## cordic_sin_cos
module cordic_sin_cos(clk,rst,target_angle,x_res,y_res);
 input clk,rst;   
 input signed [19:0] target_angle;    
 output reg signed [19:0] x_res;  
 output reg signed [19:0] y_res;  
 wire signed [19:0] x_res_comb;  
 wire signed [19:0] y_res_comb;  
 reg signed [19:0] x [9:0];   
 reg signed [19:0] y [9:0];   
 wire signed[19:0] arc_tan [8:0];   
 reg  signed[19:0] z[8:0];   
 reg  d[8:0];  
 wire signed [19:0] target_angle_conv;   
 wire [2:0] quadrant_loc;  
 assign arc_tan[0] = {{6{1'b0}},10'b0000101101,4'b0000};    
 assign arc_tan[1] = {{6{1'b0}},10'b0000011010,4'b1001};    
 assign arc_tan[2] = {{6{1'b0}},10'b0000001110,4'b0000};    
 assign arc_tan[3] = {{6{1'b0}},10'b0000000111,4'b0010};    
 assign arc_tan[4] = {{6{1'b0}},10'b0000000011,4'b1001};    
 assign arc_tan[5] = {{6{1'b0}},10'b0000000001,4'b1100};    
 assign arc_tan[6] = {{6{1'b0}},10'b0000000000,4'b1110};    
 assign arc_tan[7] = {{6{1'b0}},10'b0000000000,4'b0111};    
 assign arc_tan[8] = {{6{1'b0}},10'b0000000000,4'b0011};    
 get_conv_target_angle conv_angle(.target_angle(target_angle),.target_angle_conv(target_angle_conv),.quadrant_loc(quadrant_loc));
 output_mapping out_map(.x(x[9][19:0]),.y(y[9][19:0]),.quadrant_loc(quadrant_loc),.x_res(x_res_comb),.y_res(y_res_comb));
 always@(posedge clk)
  begin
    if (rst == 0)
       begin
         x_res [19:0]     <= 20'b0;
         y_res [19:0]     <= 20'b0;  
       end 
    else 
       begin
         x_res [19:0] <= x_res_comb;
         y_res [19:0] <= y_res_comb;
       end
  end
 always@(*)
   begin
      x[0] = 20'b00001001101101110001;  
      y[0] = 20'b00000000000000000000;  
      z[0] = target_angle_conv;  
  ...
For scale: about 3600 cells after synthesis, roughly 40 flip-flops, ~62 I/O pins, about 0.023 mm^2 of cells after synthesis.
Settings: LEC_CHECK=0, ABC_AREA=1, CAP_MARGIN=20, CORE_MARGIN=2, CORE_UTILIZATION=72, CTS_CLUSTER_DIAMETER=395, CTS_CLUSTER_SIZE=100, PLACE_DENSITY_LB_ADDON=0.04, SETUP_SLACK_MARGIN=1.01, SLEW_MARGIN=20, TNS_END_PERCENT=5; clock period 14.2 ns.
run.sh (not shown) runs the stock make flow with config.mk's settings and CLKGATE_MAP_FILE=.
The starting point never finished: it broke off in 3_5_place_dp, error DPL-0038.
Next try:
--- a/flow/config.mk
+++ b/flow/config.mk
@@ -11,7 +11,4 @@
 export CORE_UTILIZATION = 72
-export CTS_CLUSTER_DIAMETER = 395
-export CTS_CLUSTER_SIZE = 100
-export PLACE_DENSITY_LB_ADDON = 0.04
-export SETUP_SLACK_MARGIN = 1.01
+export CTS_CLUSTER_DIAMETER = 240
+export CTS_CLUSTER_SIZE = 97
 export SLEW_MARGIN = 20
-export TNS_END_PERCENT = 5
==> flow/constraint.sdc (replaced) <==
create_clock -name core_clock -period 41.1 [get_ports {clk}]
set_input_delay 8.2200 -clock core_clock [delete_from_list [all_inputs] [get_ports {clk}]]
set_output_delay 8.2200 -clock core_clock [all_outputs]
set_load 0.01 [all_outputs]
This time the run finished clean.
Synthesized area does not change.
Die size does not change.
Synthesized cell count is unchanged.


cordic_sin_cos again, from the RTL that the note above started with.
clock: 27.0 ns
lec_check: 0
cap_margin: 20
core_margin: 2
core_utilization: 68
hold_slack_margin: -0.09
setup_slack_margin: -2.0
slew_margin: 20
tns_end_percent: 5
The baseline did not get past detailed placement (3_5_place_dp), error DPL-0033.
Next try:
- CORE_UTILIZATION: 68 -> 58
- HOLD_SLACK_MARGIN: -0.09 -> unset
- SETUP_SLACK_MARGIN: -2.0 -> 4.65
- TNS_END_PERCENT: 5 -> unset
- clock period: 27.0 -> 28.2 ns (I/O delays scaled with it)
Result: The changed run ended with an error in global routing (5_1_grt). Synthesized area does not change. Die size goes up by 17%. Synthesized cell count stays the same.
Next try:
- CORE_UTILIZATION: 58 -> 40
- SETUP_SLACK_MARGIN: 4.65 -> unset
- clock period: 28.2 -> 35.0 ns (I/O delays scaled with it)
After rerunning:
- Now the flow produced a clean layout
- area after synthesis does not change
- synthesized cell count does not change
- die area increases by 44%
Next try:
- CAP_MARGIN: 20 -> 25
- CORE_ASPECT_RATIO: unset -> 0.5
- CORE_UTILIZATION: 40 -> 32
- SLEW_MARGIN: 20 -> 10
- TNS_END_PERCENT: unset -> 20
=> Setup slack is better by 50 ps; hold slack is worse by 7.4 ps; sequential share of layout area is about the same; cell count grows by 4.7%; via count grows by 1.7%.
Next try:
- CAP_MARGIN: 25 -> 0
- CELL_PAD_IN_SITES_DETAIL_PLACEMENT: unset -> 1
- CELL_PAD_IN_SITES_GLOBAL_PLACEMENT: unset -> 1
- CORE_ASPECT_RATIO: 0.5 -> unset
- CORE_MARGIN: 2 -> 7
- CORE_UTILIZATION: 32 -> 40
- CTS_CLUSTER_DIAMETER: unset -> 350
- CTS_CLUSTER_SIZE: unset -> 67
- GPL_ROUTABILITY_DRIVEN: unset -> 1
- GPL_TIMING_DRIVEN: unset -> 0
- SETUP_SLACK_MARGIN: unset -> 5.0
- TNS_END_PERCENT: 20 -> unset
Effect: Routed wire length came out higher by 49%; die area fell by 13%; worst setup slack gets better by 2400 ps; final cell count is higher by 6.6%; clock-buffer cell count climbs by 1; cell area rose by 32%; global-route usage came out higher by 9.5 points.
